==> inputs of run a <==
==> flow/design.v <==
module bitonic_comp #(parameter DATA_WIDTH = 8, POLARITY = 0)
(clk, reset, valid, A, B, H, L, done);
input clk;
input reset;
input valid;
input [DATA_WIDTH-1:0] A;
input [DATA_WIDTH-1:0] B;
output [DATA_WIDTH-1:0] H;
output [DATA_WIDTH-1:0] L;
output done;
reg [DATA_WIDTH-1:0] H_r;
reg [DATA_WIDTH-1:0] L_r;
reg done_r;
wire comp;
assign comp = A < B;
assign H = H_r;
assign L = L_r;
assign done = done_r;
always @(posedge clk) begin
	if(reset) begin
		H_r <= 0;
		L_r <= 0;
		done_r <= 0;
	end else if(valid) begin
		if(POLARITY) begin
			H_r <= comp ? B : A;
			L_r <= comp ? A : B;
		end else begin
			H_r <= comp ? A : B;
			L_r <= comp ? B : A;
		end
		done_r <= 1;
	end else begin
		H_r <= 0;
		L_r <= 0;
		done_r <= 0;
	end
end
endmodule
module bitonic_node #(parameter DATA_WIDTH = 8, NODE_ORDER = 1, NODE_DWIDTH = 8, POLARITY = 1)
(clk, reset, valid, data_in, done, data_out);
input clk;
input reset;
input valid;
input [NODE_DWIDTH-1:0] data_in;
output done;
output [NODE_DWIDTH-1:0] data_out;
localparam NUM_COMP = 2**(NODE_ORDER-1);
genvar i_comp;
wire [NUM_COMP-1:0] nodes_done;
assign done = &nodes_done;
generate for(i_comp = 0; i_comp < NUM_COMP; i_comp = i_comp + 1) begin : comp_gen
	wire [DATA_WIDTH-1:0] A;
	wire [DATA_WIDTH-1:0] B;
	wire [DATA_WIDTH-1:0] H;
	wire [DATA_WIDTH-1:0] L;
	assign A = data_in[DATA_WIDTH*(i_comp + 1)-1-:DATA_WIDTH];
	assign B = data_in[DATA_WIDTH*(i_comp + 1 + NUM_COMP)-1-:DATA_WIDTH];
	assign data_out[DATA_WIDTH*(i_comp + 1)-1-:DATA_WIDTH] = H;
	assign data_out[DATA_WIDTH*(i_comp + 1 + NUM_COMP)-1-:DATA_WIDTH] = L;
	bitonic_comp #(.DATA_WIDTH(DATA_WIDTH), .POLARITY(POLARITY)) comp_constr (.clk(clk), .reset(reset), .valid(valid), .A(A), .B(B), .H(H), .L(L), .done(nodes_done[i_comp]));
end endgenerate
endmodule
module bitonic_block
#(parameter DATA_WIDTH = 8, BLOCK_DEPTH = 1, POLARITY = 0)
(clk, reset, data_in, valid, done, data_out);
input clk;
input reset;
input [2**BLOCK_DEPTH*DATA_WIDTH-1:0] data_in;
input valid;
output done;
output [2**BLOCK_DEPTH*DATA_WIDTH-1:0] data_out;
localparam T_WIDTH = 2**BLOCK_DEPTH*DATA_WIDTH;
localparam STATE_NUMS = $clog2(BLOCK_DEPTH + 1);
wire [T_WIDTH-1:0] bstage_outs [BLOCK_DEPTH:0];
wire [BLOCK_DEPTH:0] bstage_ready;
assign bstage_outs[0] = data_in;
assign bstage_ready[0] = valid;
assign done = bstage_ready[BLOCK_DEPTH] == 1;
assign data_out = done ? bstage_outs[BLOCK_DEPTH] : 0;
genvar i_bstage;
genvar i_node;
generate for(i_bstage = 0; i_bstage < BLOCK_DEPTH; i_bstage = i_bstage + 1) begin : bstage_gen
	localparam n_nodes = 2**i_bstage;
	wire [n_nodes-1:0] nodes_ready;
	assign bstage_ready[i_bstage + 1] = &nodes_ready;
	for(i_node = 0; i_node < n_nodes; i_node = i_node + 1) begin : node_gen
		localparam NODE_DWIDTH = DATA_WIDTH * 2**(BLOCK_DEPTH - i_bstage);
		wire [NODE_DWIDTH-1:0] node_data_in;
		assign node_data_in = bstage_outs[i_bstage][NODE_DWIDTH*(i_node+1)-1-:NODE_DWIDTH];
		wire [NODE_DWIDTH-1:0] node_data_out;
		bitonic_node #(.DATA_WIDTH(DATA_WIDTH), .NODE_ORDER(BLOCK_DEPTH - i_bstage), .NODE_DWIDTH(NODE_DWIDTH), .POLARITY(POLARITY)) node_constr (.clk(clk), .reset(reset), .valid(bstage_ready[i_bstage]), .data_in(node_data_in), .done(nodes_ready[i_node]), .data_out(node_data_out));
		assign bstage_outs[i_bstage+1][NODE_DWIDTH*(i_node+1)-1-:NODE_DWIDTH] = node_data_out;
	end
end endgenerate
endmodule
module bitonic_top
#(parameter NUM_INPUT = 16, DATA_WIDTH = 8)
(clk, reset, data_in, valid, done, data_out);
input clk;
input reset;
input [NUM_INPUT * DATA_WIDTH - 1:0] data_in;
input valid;
output done;
output [NUM_INPUT * DATA_WIDTH - 1:0] data_out;
localparam STAGES = $clog2(NUM_INPUT);
localparam ALL_WIDTH = NUM_INPUT * DATA_WIDTH;
wire [ALL_WIDTH - 1:0] stage_data [STAGES:0];
wire [STAGES:0] stage_ready;
assign stage_data[0] = data_in;
assign stage_ready[0] = valid;
assign done = stage_ready[STAGES] == 1;
assign data_out = stage_data[STAGES];
genvar i_stage;
genvar i_block;
generate for(i_stage = 0; i_stage < STAGES; i_stage = i_stage + 1) begin : stages_gen
	localparam BLOCK_COUNT = NUM_INPUT/(2**(i_stage+1));
	localparam BLOCK_DWIDTH = DATA_WIDTH*2**(i_stage+1);
	localparam BLOCK_DEPTH = i_stage + 1;
	wire [BLOCK_COUNT - 1:0] blks_done;
	assign stage_ready[i_stage+1] = &blks_done;
	for(i_block = 0; i_block < BLOCK_COUNT; i_block = i_block + 1) begin
		wire [BLOCK_DWIDTH-1:0] block_in;
		wire [BLOCK_DWIDTH-1:0] block_out;
		assign block_in = stage_data[i_stage][BLOCK_DWIDTH*(i_block+1)-1-:BLOCK_DWIDTH];
		assign stage_data[i_stage+1][BLOCK_DWIDTH*(i_block+1)-1-:BLOCK_DWIDTH] = block_out;
		bitonic_block #(.DATA_WIDTH(DATA_WIDTH), .BLOCK_DEPTH(BLOCK_DEPTH), .POLARITY(i_block%2)) blk_const (.clk(clk), .reset(reset), .data_in(block_in), .data_out(block_out), .done(blks_done[i_block]), .valid(stage_ready[i_stage]));
	end
end endgenerate
endmodule
==> flow/run.sh <==
#!/bin/bash
# the make line also repeats each setting of config.mk as NAME=value (left out here)
make -C /OpenROAD-flow-scripts/flow DESIGN_CONFIG=/design/flow/config.mk WORK_HOME=/design/flow/orfs CLKGATE_MAP_FILE= finish
==> flow/config.mk <==
export PLATFORM = sky130hd
export DESIGN_NAME = bitonic_top
export DESIGN_NICKNAME = bitonic_top
export VERILOG_FILES = /design/flow/design.v
export SDC_FILE = /design/flow/constraint.sdc
export NUM_CORES = 4
export LEC_CHECK = 0
export ABC_AREA = 1
export CAP_MARGIN = 5
export CELL_PAD_IN_SITES_DETAIL_PLACEMENT = 1
export CELL_PAD_IN_SITES_GLOBAL_PLACEMENT = 3
export CORE_ASPECT_RATIO = 0.51
export CORE_MARGIN = 4
export CORE_UTILIZATION = 40
export CTS_CLUSTER_SIZE = 90
export GPL_ROUTABILITY_DRIVEN = 1
export GPL_TIMING_DRIVEN = 0
export MIN_ROUTING_LAYER = met1
export SETUP_SLACK_MARGIN = 0.72
export SLEW_MARGIN = 20
export TNS_END_PERCENT = 65
==> flow/constraint.sdc <==
create_clock -name core_clock -period 3.0 [get_ports {clk}]
set_input_delay 0.6000 -clock core_clock [delete_from_list [all_inputs] [get_ports {clk}]]
set_output_delay 0.6000 -clock core_clock [all_outputs]
set_load 0.01 [all_outputs]
==> inputs of run b, as changes to run a <==
==> flow/config.mk (replaced) <==
export PLATFORM = sky130hd
export DESIGN_NAME = bitonic_top
export DESIGN_NICKNAME = bitonic_top
export VERILOG_FILES = /design/flow/design.v
export SDC_FILE = /design/flow/constraint.sdc
export NUM_CORES = 4
export LEC_CHECK = 0
export CAP_MARGIN = 20
export CORE_MARGIN = 2
export CORE_UTILIZATION = 72
export CTS_CLUSTER_SIZE = 51
export PLACE_DENSITY_LB_ADDON = 0.0
export SETUP_SLACK_MARGIN = 0.2
export SLEW_MARGIN = 20
==> flow/constraint.sdc (replaced) <==
create_clock -name core_clock -period 0.661 [get_ports {clk}]
set_input_delay 0.1322 -clock core_clock [delete_from_list [all_inputs] [get_ports {clk}]]
set_output_delay 0.1322 -clock core_clock [all_outputs]
set_load 0.01 [all_outputs]
==> inputs of run c, as changes to run a <==
==> flow/config.mk (replaced) <==
export PLATFORM = sky130hd
export DESIGN_NAME = bitonic_top
export DESIGN_NICKNAME = bitonic_top
export VERILOG_FILES = /design/flow/design.v
export SDC_FILE = /design/flow/constraint.sdc
export NUM_CORES = 4
export LEC_CHECK = 0
export ABC_AREA = 1
export CAP_MARGIN = 20
export CORE_MARGIN = 8
export CORE_UTILIZATION = 68
export CTS_CLUSTER_DIAMETER = 42
export CTS_CLUSTER_SIZE = 14
export GPL_TIMING_DRIVEN = 1
export HOLD_SLACK_MARGIN = -0.05
export PLACE_DENSITY_LB_ADDON = 0.11
export SETUP_SLACK_MARGIN = -0.09
export SLEW_MARGIN = 25
==> impl_metrics.yaml <==
# implementation run metrics
status:
  lastStage: "global placement"
  status: "stopped before the end"
  error: "[ERROR GPL-0301] Utilization 101.852 % exceeds 100%."
logic_synthesis:
  mux_share: 0
  syn-instance-count: 10600
  synth_nets: 11200
  synth_top_area_share: 0.369
  simple_gate_area_frac: 0.300
  synth_seq_share: 0.369
  synthDistinctLibCells: 20
  synth_top_cell_by_count: "nand2_1"
floorplanning:
  fp_util: 0.403
Source of the figures above: run a

==> impl_metrics.yaml <==
# generated from flow reports
status:
  status: "finished clean"
finish:
  final-comb-area_mm2: 0.0363
  clkbuf_count: 189
  ff_count: 1290
  combAreaFraction: 0.462
  fin_area_mm2: 0.0787
cts:
  clockBufferDepth: 3
place:
  portBuffers: 259
logic_synthesis:
  synthDistinctLibCells: 20
  syn-instance-count: 10600
  synth_top_cell_by_count: "nand2_1"
  synth_seq_share: 0.369
  synth_nets: 11200
  mux_share: 0
  synth_top_area_share: 0.369
power:
  clk-power_mw: 19.7
floorplanning:
  fp_util: 0.687
detailed_routing:
  wl_met1_mm: 73.1
Source of the figures above: run c

==> impl_metrics.yaml <==
# implementation run metrics
logic_synthesis:
  synthDistinctLibCells: 52
  simple_gate_area_frac: 0.221
  synth_seq_share: 0.342
  mux_share: 0.0825
  synth_top_area_share: 0.342
status:
  error: "[ERROR GRT-0116] Global routing finished with congestion. Check the congestion regions in the DRC Viewer."
  lastStage: "global routing"
  status: "stopped before the end"
floorplanning:
  fp_util: 0.727
Source of the figures above: run b

Power and IR drop assume default switching activity.
